==> inputs of willow <==
==> flow/design.v <==
module control(
    input logic [6:0]op_cc, 
    input logic [2:0]fun3_c, 
    input logic [6:0]fun7_c, 
    input logic calu_br, 
    output logic cmem_wr, 
    output logic cbr, 
    output logic cmem_rd, 
    output logic creg_wr, 
    output logic cmem_reg, 
    output logic [5:0] calu_op, 
    output logic [2:0] cop_a, 
    output logic cop_b, 
    output logic i_type,  
    output logic r_type,
    output logic s_type,
    output logic sb_type,
    output logic u_type,
    output logic uj_type
);
    localparam  
                R_TYPE = 7'b0110011 , 
                R_TYPEW = 7'b0111011 , 
                I_TYPEL = 7'b0000011 , 
                I_TYPE = 7'b0010011 , 
                I_TYPEW = 7'b0011011 , 
                I_TYPEJ = 7'b1100111 , 
                I_TYPEE = 7'b1100111 , 
                S_TYPE = 7'b0100011 , 
                SB_TYPE = 7'b1100011 , 
                U_TYPE = 7'b0010111 , 
                UJ_TYPE = 7'b1101111 ; 
    assign creg_wr = ( (op_cc == R_TYPE) | (op_cc == R_TYPEW) | (op_cc == I_TYPE) | (op_cc == I_TYPEW)
                        | (op_cc == I_TYPEJ) | (op_cc == I_TYPEL) | (op_cc == U_TYPE) | (op_cc == UJ_TYPE)
                        | (op_cc == 7'h37)  
                      ) ? 1'b1 : 1'b0 ;
    assign cop_a = ( (op_cc == R_TYPE) | (op_cc == R_TYPEW) | (op_cc == I_TYPE) | (op_cc == I_TYPEW) | (op_cc == I_TYPEJ)
                        | (op_cc == I_TYPEL) | (op_cc == SB_TYPE)
                    ) ? 1'b1 : 1'b0 ;
    assign cop_b = ( (op_cc == R_TYPE) | (op_cc == R_TYPEW) | (op_cc == SB_TYPE) | (op_cc == S_TYPE)
                    ) ? 1'b1 : 1'b0 ;
    assign cmem_wr = (op_cc == S_TYPE) ? 1'b1 : 1'b0 ;
    assign cmem_rd = (op_cc == I_TYPEL) ? 1'b1 : 1'b0 ;
    assign cmem_reg = (op_cc == I_TYPEL) ? 1'b1 : 1'b0 ;
    assign cbr = (op_cc == SB_TYPE) && (calu_br == 1'b1) ? 1'b1 : 1'b0 ;
    assign i_type = ( (op_cc == I_TYPE) | (op_cc == I_TYPEE) | (op_cc == I_TYPEJ) | (op_cc == I_TYPEL)
                     | (op_cc == I_TYPEW) ) ? 1'b1 : 1'b0 ; 
    assign r_type = ( (op_cc == R_TYPE) | (op_cc == R_TYPEW) ) ? 1'b1 : 1'b0 ;
    assign s_type = (op_cc == S_TYPE) ? 1'b1 : 1'b0 ;
    assign sb_type = (op_cc == SB_TYPE) ? 1'b1 : 1'b0 ;
    assign u_type = (op_cc == U_TYPE) ? 1'b1 : 1'b0 ;
    assign uj_type = (op_cc == UJ_TYPE) ? 1'b1 : 1'b0 ;
    assign calu_op =   ((op_cc == 7'h03) && (fun3_c == 3'h0)) ? 6'd1 :  
                       ((op_cc == 7'h03) && (fun3_c == 3'h1)) ? 6'd2 :   
                       ((op_cc == 7'h03) && (fun3_c == 3'h2)) ? 6'd3 :   
                       ((op_cc == 7'h03) && (fun3_c == 3'h3)) ? 6'd4 :   
                       ((op_cc == 7'h03) && (fun3_c == 3'h4)) ? 6'd5 :   
                       ((op_cc == 7'h03) && (fun3_c == 3'h5)) ? 6'd6 :   
                       ((op_cc == 7'h03) && (fun3_c == 3'h6)) ? 6'd7 :   
                       ((op_cc == 7'h13) && (fun3_c == 3'h0)) ? 6'd8 :   
                       ((op_cc == 7'h13) && (fun3_c == 3'h1) && (fun7_c == 7'h0)) ? 6'd9 :   
                       ((op_cc == 7'h13) && (fun3_c == 3'h2)) ? 6'd10 :   
                       ((op_cc == 7'h13) && (fun3_c == 3'h3)) ? 6'd11 :   
                       ((op_cc == 7'h13) && (fun3_c == 3'h4)) ? 6'd12 :   
                       ((op_cc == 7'h13) && (fun3_c == 3'h5) && (fun7_c == 7'h00)) ? 6'd13 :   
                       ((op_cc == 7'h13) && (fun3_c == 3'h5) && (fun7_c == 7'h20)) ? 6'd14 :   
                       ((op_cc == 7'h13) && (fun3_c == 3'h6)) ? 6'd15 :   
                       ((op_cc == 7'h13) && (fun3_c == 3'h7)) ? 6'd16 :   
                       ((op_cc == 7'h17)) ? 6'd17 :   
                       ((op_cc == 7'h23) && (fun3_c == 3'h0)) ? 6'd18 :   
                       ((op_cc == 7'h23) && (fun3_c == 3'h1)) ? 6'd19 :   
                       ((op_cc == 7'h23) && (fun3_c == 3'h2)) ? 6'd20 :   
                       ((op_cc == 7'h23) && (fun3_c == 3'h3)) ? 6'd21 :   
                       ((op_cc == 7'h33) && (fun3_c == 3'h0) && (fun7_c == 7'h00)) ? 6'd22 :   
                       ((op_cc == 7'h33) && (fun3_c == 3'h0) && (fun7_c == 7'h20)) ? 6'd23 :   
                       ((op_cc == 7'h33) && (fun3_c == 3'h1) && (fun7_c == 7'h00)) ? 6'd24 :   
                       ((op_cc == 7'h33) && (fun3_c == 3'h2) && (fun7_c == 7'h00)) ? 6'd25 :   
                       ((op_cc == 7'h33) && (fun3_c == 3'h3) && (fun7_c == 7'h00)) ? 6'd26 :   
                       ((op_cc == 7'h33) && (fun3_c == 3'h4) && (fun7_c == 7'h00)) ? 6'd27 :   
                       ((op_cc == 7'h33) && (fun3_c == 3'h5) && (fun7_c == 7'h00)) ? 6'd28 :   
                       ((op_cc == 7'h33) && (fun3_c == 3'h5) && (fun7_c == 7'h20)) ? 6'd29 :   
                       ((op_cc == 7'h33) && (fun3_c == 3'h6) && (fun7_c == 7'h00)) ? 6'd30 :   
                       ((op_cc == 7'h33) && (fun3_c == 3'h7) && (fun7_c == 7'h00)) ? 6'd31 :   
                       ((op_cc == 7'h37)) ? 6'd32 :   
                       ((op_cc == 7'h63) && (fun3_c == 3'h0)) ? 6'd33 :   
                       ((op_cc == 7'h63) && (fun3_c == 3'h1)) ? 6'd34 :   
                       ((op_cc == 7'h63) && (fun3_c == 3'h4)) ? 6'd35 :   
                       ((op_cc == 7'h63) && (fun3_c == 3'h5)) ? 6'd36 :   
                       ((op_cc == 7'h63) && (fun3_c == 3'h6)) ? 6'd37 :   
                       ((op_cc == 7'h63) && (fun3_c == 3'h7)) ? 6'd38 :   
                       ((op_cc == 7'h67) && (fun3_c == 3'h0)) ? 6'd39 :   
                       ((op_cc == 7'h6F)) ? 6'd40 : 6'd0 ;  
endmodule
module imm_gen(
        input logic [31:0] instr,  
        output logic [31:0] imm  
    );
    always_comb begin
        imm = 32'd0;
        if (instr[6:0] == 7'h03 || instr[6:0] == 7'h13 || instr[6:0] == 7'h1B || instr[6:0] == 7'h67 || instr[6:0] == 7'h73)begin  
            imm = {{20{instr[31]}}, {instr [31:20]}};
        end
        else if (instr[6:0] == 7'h23)begin  
            imm = { {20{instr[31]}}, {instr [31:25],instr [11:7]}};
        end
        else if (instr[6:0] == 7'h63)begin  
            imm = { {19{instr[31]}},instr[31],instr[7],instr [30:25] ,instr[11:8],1'b0 };
        end
        else if (instr[6:0] == 7'h17 || instr[6:0] == 7'h37)begin  
            imm = {instr[31:12],12'b0};
        end
        else if (instr[6:0] == 7'h6F)begin  
            imm = { {11{instr[31]}}, instr[31], instr[19:12], instr[20], instr[30:21], 1'b0};
        end
    end
endmodule
module alu(
    input logic clk,
    input logic rst,  
    input logic [31:0] aop_a,
    input logic [31:0] aop_b,
    input logic [31:0] aimm,
    input logic [5:0] alu_op,
    input logic [31:0] apc,
    output logic cond,  
    output logic branch,
    output logic [31:0] result
);
always_comb begin
    cond = 1'b0;
    if (alu_op ==  6'd33)begin  
        if (aop_a == aop_b)begin
            cond = 1'b1;
        end 
    end
    if (alu_op ==  6'd34)begin  
        if (aop_a != aop_b)begin
            cond = 1'b1;
        end 
    end
    if (alu_op == 6'd35)begin  
        if ($signed(aop_a) < $signed(aop_b))begin
            cond = 1'b1;
        end 
    end
    if (alu_op == 6'd36)begin  
        if ($signed(aop_a) >= $signed(aop_b))begin
            cond = 1'b1;
        end     
    end
    if ($unsigned(alu_op) == $unsigned(6'd37))begin  
        if (aop_a < aop_b)begin
            cond = 1'b1;
        end 
    end
    if ($unsigned(alu_op) ==  $unsigned(6'd38))begin  
        if (aop_a >= aop_b)begin
            cond = 1'b1;
        end 
    end
end
always_ff @(posedge clk) begin
    if (rst == 1'b1)begin
        result <= 32'd0;
        branch <= 1'b0;
    end
    else begin
    branch <= cond;
    if (alu_op ==  6'd1)begin  
        result <= aop_a + aimm;
    end
    if (alu_op ==  6'd2)begin  
        result <= aop_a + aimm;
    end
    if (alu_op ==  6'd3)begin  
        result <= aop_a + aimm;
    end
    if (alu_op ==  6'd4)begin  
        result <= aop_a + aimm;
    end
    if (alu_op ==  6'd5)begin  
        result <= aop_a + aimm;
    end
    if (alu_op ==  6'd6)begin  
        result <= aop_a + aimm;
    end
    if (alu_op ==  6'd7)begin  
        result <= aop_a + aimm;
    end
    if (alu_op ==  6'd8)begin  
        result <= aop_a + aimm;
    end
    if (alu_op ==  6'd9)begin  
        result <= aop_a << aimm[4:0];
    end
    if (alu_op ==  6'd10)begin  
        result <= $signed(aop_a) < $signed(aimm) ? 32'd1 : 32'd0;
    end
    if ($unsigned(alu_op) == $unsigned(6'd11))begin  
        result <= aop_a < aimm ? 32'd1 : 32'd0;
    end
    if (alu_op ==  6'd12)begin  
        result <= aop_a ^ aimm;
    end
    if (alu_op ==  6'd13)begin  
        result <= aop_a >> aimm[4:0];
    end
    if (alu_op ==  6'd14)begin  
        result <= $signed(aop_a) >>> aimm[4:0];
    end
    if (alu_op ==  6'd15)begin  
        result <= aop_a | aimm;
    end
    if (alu_op ==  6'd16)begin  
        result <= aop_a & aimm;
    end
    if (alu_op ==  6'd17)begin  
        result <= apc + aimm;
    end
    if (alu_op ==  6'd18)begin  
        result <= aop_a + aimm;
    end
    if (alu_op ==  6'd19)begin  
        result <= aop_a + aimm;
    end
    if (alu_op ==  6'd20)begin  
        result <= aop_a + aimm;
    end
    if (alu_op ==  6'd21)begin  
        result <= aop_a + aimm;
    end
    if (alu_op ==  6'd22)begin  
        result <= aop_a + aop_b;
    end
    if (alu_op ==  6'd23)begin  
        result <= aop_a - aop_b;
    end
    if (alu_op ==  6'd24)begin  
        result <= aop_a << aop_b[4:0];
    end
    if (alu_op ==  6'd25)begin  
        result <= $signed(aop_a) < $signed(aop_b) ? 32'd1 : 32'd0;
    end
    if ($unsigned(alu_op) ==  $unsigned(6'd26))begin  
        result <= aop_a < aop_b ? 32'd1 : 32'd0;
    end
    if (alu_op ==  6'd27)begin  
        result <= aop_a ^ aop_b;
    end
    if (alu_op ==  6'd28)begin  
        result <= aop_a >> aop_b[4:0];
    end
    if (alu_op ==  6'd29)begin  
        result <= $signed(aop_a) >>> aop_b[4:0];
    end
    if (alu_op ==  6'd30)begin  
        result <= aop_a | aop_b;
    end
    if (alu_op ==  6'd31)begin  
        result <= aop_a & aop_b;
    end
    if (alu_op ==  6'd32)begin  
        result <= aimm;
    end
    if (alu_op ==  6'd39)begin  
        result <= apc + 32'd4;
    end
    if (alu_op ==  6'd40)begin  
        result <= apc + 32'd4;
    end
    end
end
endmodule
module ifu(
    input logic ibranch,  
    input logic i_typej,  
    input logic sb_type,  
    input logic uj_type,  
    input logic [31:0] iop_a,  
    input logic [31:0] imm,
    input logic [31:0] pci,  
    input logic clk, 
    input logic rst,  
    output logic [31:0] pc  
);
always_ff @(posedge clk) begin
    if (rst == 1'b1)begin
    pc <= 32'd0;
    end
    else if (sb_type == 1'b1 && ibranch == 1'b1)begin  
    pc <= pci + imm;
    end
    else if (i_typej == 1'b1)begin  
    pc <= (iop_a + imm) & 32'hFFFF_FFFE;
    end
    else if (uj_type == 1'b1)begin  
    pc <= pci + imm;
    end
    else begin
        pc <= pci + 32'd4;
    end
end
endmodule
module bolt_exec(
    input logic clk,
    input logic rst,  
    input logic [31:0] instr,  
    input logic [31:0] rs1,  
    input logic [31:0] rs2,  
    input logic [31:0] pc,  
    output logic [31:0] result,  
    output logic [31:0] next_pc,  
    output logic branch,  
    output logic reg_wr,  
    output logic mem_wr,  
    output logic mem_rd  
);
    logic cmem_wr, cbr, cmem_rd, creg_wr, cmem_reg, cop_b;
    logic [2:0] cop_a;
    logic [5:0] calu_op;
    logic i_type, r_type, s_type, sb_type, u_type, uj_type;
    logic [31:0] imm;
    logic cond;
    control u_control (
        .op_cc(instr[6:0]), .fun3_c(instr[14:12]), .fun7_c(instr[31:25]), .calu_br(cond),
        .cmem_wr(cmem_wr), .cbr(cbr), .cmem_rd(cmem_rd), .creg_wr(creg_wr), .cmem_reg(cmem_reg),
        .calu_op(calu_op), .cop_a(cop_a), .cop_b(cop_b),
        .i_type(i_type), .r_type(r_type), .s_type(s_type), .sb_type(sb_type), .u_type(u_type),
        .uj_type(uj_type)
    );
    imm_gen u_imm_gen (.instr(instr), .imm(imm));
    alu u_alu (
        .clk(clk), .rst(rst), .aop_a(rs1), .aop_b(rs2), .aimm(imm), .alu_op(calu_op), .apc(pc),
        .cond(cond), .branch(branch), .result(result)
    );
    ifu u_ifu (
        .ibranch(cbr), .i_typej(calu_op == 6'd39), .sb_type(sb_type), .uj_type(calu_op == 6'd40),
        .iop_a(rs1), .imm(imm), .pci(pc), .clk(clk), .rst(rst), .pc(next_pc)
    );
    always_ff @(posedge clk) begin
        if (rst == 1'b1)begin
            reg_wr <= 1'b0;
            mem_wr <= 1'b0;
            mem_rd <= 1'b0;
        end
        else begin
            reg_wr <= creg_wr;
            mem_wr <= cmem_wr;
            mem_rd <= cmem_rd;
        end
    end
endmodule
==> flow/run.sh <==
#!/bin/bash
# the make line also repeats each setting of config.mk as NAME=value (left out here)
make -C /OpenROAD-flow-scripts/flow DESIGN_CONFIG=/design/flow/config.mk WORK_HOME=/design/flow/orfs CLKGATE_MAP_FILE= finish
==> flow/config.mk <==
export PLATFORM = sky130hd
export DESIGN_NAME = bolt_exec
export DESIGN_NICKNAME = bolt_exec
export VERILOG_FILES = /design/flow/design.v
export SDC_FILE = /design/flow/constraint.sdc
export NUM_CORES = 4
export LEC_CHECK = 0
export ABC_AREA = 1
export CAP_MARGIN = 40
export CORE_MARGIN = 2
export CORE_UTILIZATION = 72
export CTS_CLUSTER_DIAMETER = 198
export CTS_CLUSTER_SIZE = 14
export PLACE_DENSITY_LB_ADDON = 0.27
export SETUP_SLACK_MARGIN = 0.91
export SLEW_MARGIN = 5
==> flow/constraint.sdc <==
create_clock -name core_clock -period 5.2 [get_ports {clk}]
set_input_delay 1.0400 -clock core_clock [delete_from_list [all_inputs] [get_ports {clk}]]
set_output_delay 1.0400 -clock core_clock [all_outputs]
set_load 0.01 [all_outputs]
==> nickel (differences from willow) <==
- ABC_AREA: 1 -> not set
- CAP_MARGIN: 40 -> 20
- CORE_ASPECT_RATIO: not set -> 0.5
- CORE_MARGIN: 2 -> 9
- CORE_UTILIZATION: 72 -> 28
- CTS_CLUSTER_DIAMETER: 198 -> not set
- CTS_CLUSTER_SIZE: 14 -> not set
- PLACE_DENSITY: not set -> 0.42
- PLACE_DENSITY_LB_ADDON: 0.27 -> not set
- SETUP_SLACK_MARGIN: 0.91 -> 0.5
- SLEW_MARGIN: 5 -> 20
==> flow/constraint.sdc (replaced) <==
create_clock -name core_clock -period 6.5 [get_ports {clk}]
set_input_delay 1.3000 -clock core_clock [delete_from_list [all_inputs] [get_ports {clk}]]
set_output_delay 1.3000 -clock core_clock [all_outputs]
set_load 0.01 [all_outputs]
==> fjord (differences from willow) <==
- ABC_AREA: 1 -> not set
- CAP_MARGIN: 40 -> 20
- CORE_UTILIZATION: 72 -> 50
- CTS_CLUSTER_DIAMETER: 198 -> not set
- CTS_CLUSTER_SIZE: 14 -> not set
- PLACE_DENSITY_LB_ADDON: 0.27 -> not set
- SETUP_SLACK_MARGIN: 0.91 -> -0.46
- SLEW_MARGIN: 5 -> 20
- TNS_END_PERCENT: not set -> 5
==> flow/constraint.sdc (replaced) <==
create_clock -name core_clock -period 4.5 [get_ports {clk}]
set_input_delay 0.9000 -clock core_clock [delete_from_list [all_inputs] [get_ports {clk}]]
set_output_delay 0.9000 -clock core_clock [all_outputs]
set_load 0.01 [all_outputs]
==> qor summary <==
Result of the run: fjord aborted with a tool error; willow aborted with a tool error; nickel no timing/DRC/antenna violations
Stage where the flow stopped: fjord global routing; willow clock tree synthesis; nickel -
Post-CTS setup buffers: fjord 13; willow -; nickel 1
Count of instantiated cells in the yosys netlist: fjord 3835; willow 4678; nickel 3835
Minimum setup slack after placement: fjord -1.713 ns; willow -2.141 ns; nickel -0.5303 ns
Number of cells produced by synthesis: fjord 3835; willow 4678; nickel 3835
Chip height: fjord 228.8 um; willow 188.1 um; nickel 230.4 um
Routability cong.: fjord 1.480; willow 1.485; nickel 1.188
Adder Share, Synth: fjord 12.35%; willow 12.79%; nickel 12.35%
Placeable core region: fjord 0.05007 mm2; willow 0.03345 mm2; nickel 0.08892 mm2
Cell area after synthesis: fjord 0.02527 mm2; willow 0.02439 mm2; nickel 0.02527 mm2
Count of hold-fix buffers inserted at cts: fjord 0; willow -; nickel 0
Synth top area share: fjord 12.03%; willow 24.47%; nickel 12.03%
Placed wire-length estimate after detailed placement: fjord 152000 um; willow 125800 um; nickel 204000 um
Synth Area in Simple Gates: fjord 24.64%; willow 43.96%; nickel 24.64%
Area leader, netlist: fjord sky130_fd_sc_hd__ha_1; willow sky130_fd_sc_hd__nand2_1; nickel sky130_fd_sc_hd__ha_1
Post-DP Area: fjord 0.03782 mm2; willow 0.03223 mm2; nickel 0.03316 mm2
Cell variety after synth: fjord 112; willow 52; nickel 112
Register area share after synthesis: fjord 5.386%; willow 5.581%; nickel 5.386%
Number of placed instances with taps included: fjord 5794; willow 5779; nickel 5624
Area share of xor/xnor cells in the synthesized design: fjord 4.089%; willow 4.309%; nickel 4.089%
